==> inputs of v24 <==
==> flow/design.v <==
`timescale 1ns / 1ps
module fbindct_8bit #(
  parameter IN_WIDTH = 8,                                  
  parameter INT_BITS = 6,                                  
  parameter FRAC_BITS = 6,                                 
  parameter INTER_WIDTH = IN_WIDTH + INT_BITS + FRAC_BITS, 
  parameter OUT_WIDTH = 20                                 
)(
  input                                        clk,
  input                                        rst,
  input signed [8*IN_WIDTH-1:0]                x_in,         
  input                                        ready_in,     
  input                                        load,         
  output                                       valid_out,    
  output signed [8*OUT_WIDTH-1:0]              y_out         
);
parameter [1:0] IDLE = 2'b00;
parameter [1:0] WAIT = 2'b01;
parameter [1:0] SEND = 2'b10;
reg [1:0] state;
parameter [1:0] STAGE1 = 2'b00;
parameter [1:0] STAGE2 = 2'b01;
parameter [1:0] STAGE3 = 2'b10;
parameter [1:0] STAGE4 = 2'b11;
reg [1:0] stage;
reg signed [IN_WIDTH-1:0] x_reg_0, x_reg_1, x_reg_2, x_reg_3, x_reg_4, x_reg_5, x_reg_6, x_reg_7;
reg done;
assign valid_out = done;
always @(posedge clk) begin : state_machine
  if (rst) begin
    state <= IDLE;
    stage <= STAGE1;
    done <= 1'b0;
    x_reg_0 <= 0;
    x_reg_1 <= 0;
    x_reg_2 <= 0;
    x_reg_3 <= 0;
    x_reg_4 <= 0;
    x_reg_5 <= 0;
    x_reg_6 <= 0;
    x_reg_7 <= 0;
  end else begin
    case (state)
      IDLE: begin
        if(load) begin
          x_reg_0 <= x_in[1*IN_WIDTH-1:0*IN_WIDTH];
          x_reg_1 <= x_in[2*IN_WIDTH-1:1*IN_WIDTH];
          x_reg_2 <= x_in[3*IN_WIDTH-1:2*IN_WIDTH];
          x_reg_3 <= x_in[4*IN_WIDTH-1:3*IN_WIDTH];
          x_reg_4 <= x_in[5*IN_WIDTH-1:4*IN_WIDTH];
          x_reg_5 <= x_in[6*IN_WIDTH-1:5*IN_WIDTH];
          x_reg_6 <= x_in[7*IN_WIDTH-1:6*IN_WIDTH];
          x_reg_7 <= x_in[8*IN_WIDTH-1:7*IN_WIDTH];
          state <= WAIT;
        end
      end
      WAIT: begin
        case (stage)
          STAGE1: begin 
            stage <= STAGE2;
            done <= 1'b0;
          end
          STAGE2: stage <= STAGE3;
          STAGE3: stage <= STAGE4;
          STAGE4: begin 
            state <= SEND;
            stage <= STAGE1;
            done <= 1'b1;
          end
          default : begin 
            stage <= STAGE1;
          end
        endcase
      end
      SEND: begin
        if(ready_in) begin
          state <= IDLE;
          done <= 1'b0;
        end
      end
      default: state <= IDLE;
    endcase
  end
end
reg signed [INTER_WIDTH-1:0] a_reg_0, a_reg_1, a_reg_2, a_reg_3, a_reg_4, a_reg_5, a_reg_6, a_reg_7;
wire signed [INTER_WIDTH-1:0] a_wire_0, a_wire_1, a_wire_2, a_wire_3, a_wire_4, a_wire_5, a_wire_6, a_wire_7;
assign a_wire_0 = (x_reg_0 + x_reg_7) << FRAC_BITS;
assign a_wire_1 = (x_reg_1 + x_reg_6) << FRAC_BITS;
assign a_wire_2 = (x_reg_2 + x_reg_5) << FRAC_BITS;
assign a_wire_3 = (x_reg_3 + x_reg_4) << FRAC_BITS;
assign a_wire_4 = (x_reg_3 - x_reg_4) << FRAC_BITS;
assign a_wire_5 = (x_reg_2 - x_reg_5) << FRAC_BITS;
assign a_wire_6 = (x_reg_1 - x_reg_6) << FRAC_BITS;
assign a_wire_7 = (x_reg_0 - x_reg_7) << FRAC_BITS;
always @(posedge clk) begin : stage1
  if(rst) begin
    a_reg_0 <= 0;
    a_reg_1 <= 0;
    a_reg_2 <= 0;
    a_reg_3 <= 0;
    a_reg_4 <= 0;
    a_reg_5 <= 0;
    a_reg_6 <= 0;
    a_reg_7 <= 0;
  end else if(stage == STAGE1) begin
    a_reg_0 <= a_wire_0;
    a_reg_1 <= a_wire_1;
    a_reg_2 <= a_wire_2;
    a_reg_3 <= a_wire_3;
    a_reg_4 <= a_wire_4;
    a_reg_5 <= a_wire_5;
    a_reg_6 <= a_wire_6;
    a_reg_7 <= a_wire_7;
  end
end
reg signed [INTER_WIDTH-1:0] b_reg_0, b_reg_1;
wire signed [INTER_WIDTH-1:0] b_wire_0, b_wire_1;
assign b_wire_0 = (a_reg_5>>>2) + (a_reg_5>>>3) + a_reg_6;             
assign b_wire_1 = (b_wire_0>>>1) + (b_wire_0>>>3) - a_reg_5;           
always @(posedge clk) begin : stage2
  if(rst) begin
    b_reg_0 <= 0;
    b_reg_1 <= 0;
  end else if(stage == STAGE2) begin
    b_reg_0 <= b_wire_0;
    b_reg_1 <= b_wire_1;
  end
end
reg signed [INTER_WIDTH-1:0] c_reg_0, c_reg_1, c_reg_2, c_reg_3, c_reg_4, c_reg_5, c_reg_6, c_reg_7;
wire signed [INTER_WIDTH-1:0] c_wire_0, c_wire_1, c_wire_2, c_wire_3, c_wire_4, c_wire_5, c_wire_6, c_wire_7;
assign c_wire_0 = a_reg_0 + a_reg_3;
assign c_wire_1 = a_reg_2 + a_reg_1;
assign c_wire_2 = a_reg_1 - a_reg_2;
assign c_wire_3 = a_reg_0 - a_reg_3;
assign c_wire_4 = a_reg_4 + b_reg_1;
assign c_wire_5 = a_reg_4 - b_reg_1;
assign c_wire_6 = a_reg_7 - b_reg_0;
assign c_wire_7 = b_reg_0 + a_reg_7;
always @(posedge clk) begin : stage3 
  if(rst) begin
    c_reg_0 <= 0;
    c_reg_1 <= 0;
    c_reg_2 <= 0;
    c_reg_3 <= 0;
    c_reg_4 <= 0;
    c_reg_5 <= 0;
    c_reg_6 <= 0;
    c_reg_7 <= 0;
  end else if(stage == STAGE3) begin
    c_reg_0 <= c_wire_0;
    c_reg_1 <= c_wire_1;
    c_reg_2 <= c_wire_2;
    c_reg_3 <= c_wire_3;
    c_reg_4 <= c_wire_4;
    c_reg_5 <= c_wire_5;
    c_reg_6 <= c_wire_6;
    c_reg_7 <= c_wire_7;
  end
end
reg signed [INTER_WIDTH-1:0] d_reg_0, d_reg_1, d_reg_2, d_reg_3, d_reg_4, d_reg_5, d_reg_6;
wire signed [INTER_WIDTH-1:0] d_wire_0, d_wire_1, d_wire_2, d_wire_3, d_wire_4, d_wire_5, d_wire_6;
assign d_wire_0 = c_reg_0 + c_reg_1;                                          
assign d_wire_1 = (d_wire_0>>>1) - c_reg_1;                                   
assign d_wire_2 = c_reg_2 - ((c_reg_3>>>2) + (c_reg_3>>>3));                 
assign d_wire_3 = c_reg_3 + (d_wire_2>>>2) + (d_wire_2>>>3);                 
assign d_wire_4 = c_reg_4 - (c_reg_7>>>3);                                    
assign d_wire_5 = c_reg_5 + (c_reg_6>>>1) + (c_reg_6>>>2) + (c_reg_6>>>3);  
assign d_wire_6 = c_reg_6 - (d_wire_5>>>1);                                   
always @(posedge clk) begin : stage4 
  if(rst) begin
    d_reg_0 <= 0;
    d_reg_1 <= 0;
    d_reg_2 <= 0;
    d_reg_3 <= 0;
    d_reg_4 <= 0;
    d_reg_5 <= 0;
    d_reg_6 <= 0;
  end else if(stage == STAGE4) begin
    d_reg_0 <= d_wire_0;
    d_reg_1 <= d_wire_1;
    d_reg_2 <= d_wire_2;
    d_reg_3 <= d_wire_3;
    d_reg_4 <= d_wire_4;
    d_reg_5 <= d_wire_5;
    d_reg_6 <= d_wire_6;
  end
end
reg [INTER_WIDTH-1:0] c_reg7_delay;
always @(posedge clk) begin : delay_c_reg
  if (rst) begin
    c_reg7_delay <= 1'b0;
  end else begin
    c_reg7_delay <= c_reg_7;
  end
end
assign y_out[1*OUT_WIDTH-1:0*OUT_WIDTH] = d_reg_0;
assign y_out[2*OUT_WIDTH-1:1*OUT_WIDTH] = c_reg7_delay;
assign y_out[3*OUT_WIDTH-1:2*OUT_WIDTH] = d_reg_3;
assign y_out[4*OUT_WIDTH-1:3*OUT_WIDTH] = d_reg_6;
assign y_out[5*OUT_WIDTH-1:4*OUT_WIDTH] = d_reg_1;
assign y_out[6*OUT_WIDTH-1:5*OUT_WIDTH] = d_reg_5;
assign y_out[7*OUT_WIDTH-1:6*OUT_WIDTH] = d_reg_2;
assign y_out[8*OUT_WIDTH-1:7*OUT_WIDTH] = d_reg_4;
endmodule
==> flow/run.sh <==
#!/bin/bash
# the make line also repeats each setting of config.mk as NAME=value (left out here)
make -C /OpenROAD-flow-scripts/flow DESIGN_CONFIG=/design/flow/config.mk WORK_HOME=/design/flow/orfs CLKGATE_MAP_FILE= finish
==> flow/config.mk <==
export PLATFORM = sky130hd
export DESIGN_NAME = fbindct_8bit
export DESIGN_NICKNAME = fbindct_8bit
export VERILOG_FILES = /design/flow/design.v
export SDC_FILE = /design/flow/constraint.sdc
export NUM_CORES = 4
export LEC_CHECK = 0
export ABC_AREA = 1
export CAP_MARGIN = 20
export CELL_PAD_IN_SITES_DETAIL_PLACEMENT = 1
export CORE_ASPECT_RATIO = 0.7
export CORE_MARGIN = 2
export CORE_UTILIZATION = 40
export CTS_CLUSTER_SIZE = 92
export HOLD_SLACK_MARGIN = 0.22
export MIN_ROUTING_LAYER = met2
export SETUP_SLACK_MARGIN = 1.98
export SLEW_MARGIN = 10
==> flow/constraint.sdc <==
create_clock -name core_clock -period 7.51 [get_ports {clk}]
set_input_delay 1.5020 -clock core_clock [delete_from_list [all_inputs] [get_ports {clk}]]
set_output_delay 1.5020 -clock core_clock [all_outputs]
set_load 0.01 [all_outputs]
==> v29: changes against v24 <==
ABC_AREA = not set   (was 1)
CELL_PAD_IN_SITES_DETAIL_PLACEMENT = not set   (was 1)
CORE_ASPECT_RATIO = not set   (was 0.7)
CORE_UTILIZATION = 66   (was 40)
CTS_CLUSTER_DIAMETER = 141   (was not set)
CTS_CLUSTER_SIZE = not set   (was 92)
HOLD_SLACK_MARGIN = not set   (was 0.22)
MAX_ROUTING_LAYER = met4   (was not set)
MIN_ROUTING_LAYER = not set   (was met2)
SETUP_SLACK_MARGIN = not set   (was 1.98)
SLEW_MARGIN = 20   (was 10)
==> flow/constraint.sdc (replaced) <==
create_clock -name core_clock -period 3.43 [get_ports {clk}]
set_input_delay 0.6860 -clock core_clock [delete_from_list [all_inputs] [get_ports {clk}]]
set_output_delay 0.6860 -clock core_clock [all_outputs]
set_load 0.01 [all_outputs]
==> results <==
Die ar.: v29 45000 um2; v24 78400 um2
Result of the run: v29 did not finish; v24 finished clean
Failing step: v29 global routing; v24 -
Area share of xor/xnor cells in the synthesized design: v29 0.0698; v24 0.0647
Seq share, synth: v29 0.304; v24 0.286
Final weighted congestion in routability-driven placement: v29 0.916; v24 0.964
Post-CTS Resized: v29 231; v24 0
Overall die height: v29 212 um; v24 235 um
Average instance area after synthesis: v29 8.31 um2; v24 7.24 um2
Floorplan utilization: v29 0.666; v24 0.405
Number of distinct library cells after synthesis: v29 74; v24 55
Combined area of all synthesized cells: v29 28600 um2; v24 30500 um2
Chip area estimate from yosys synthesis: v29 28600 um2; v24 30500 um2
Placed Cells incl. Taps: v29 4497; v24 5256
Multiplexer area fraction after synthesis: v29 0.0420; v24 0
Die X: v29 212 um; v24 334 um
Ys cells: v29 3446; v24 4205
Instance area after placement: v29 34500 um2; v24 33200 um2
Area fraction of the dominant cell type after synthesis: v29 0.304; v24 0.286
AND/OR/NAND/NOR Cells, Area Fraction: v29 0.139; v24 0.153
CTS buffer count: v29 45; v24 46
Num rows: v29 76; v24 84
Synthesized-area fraction occupied by adder cells: v29 0.198; v24 0.184
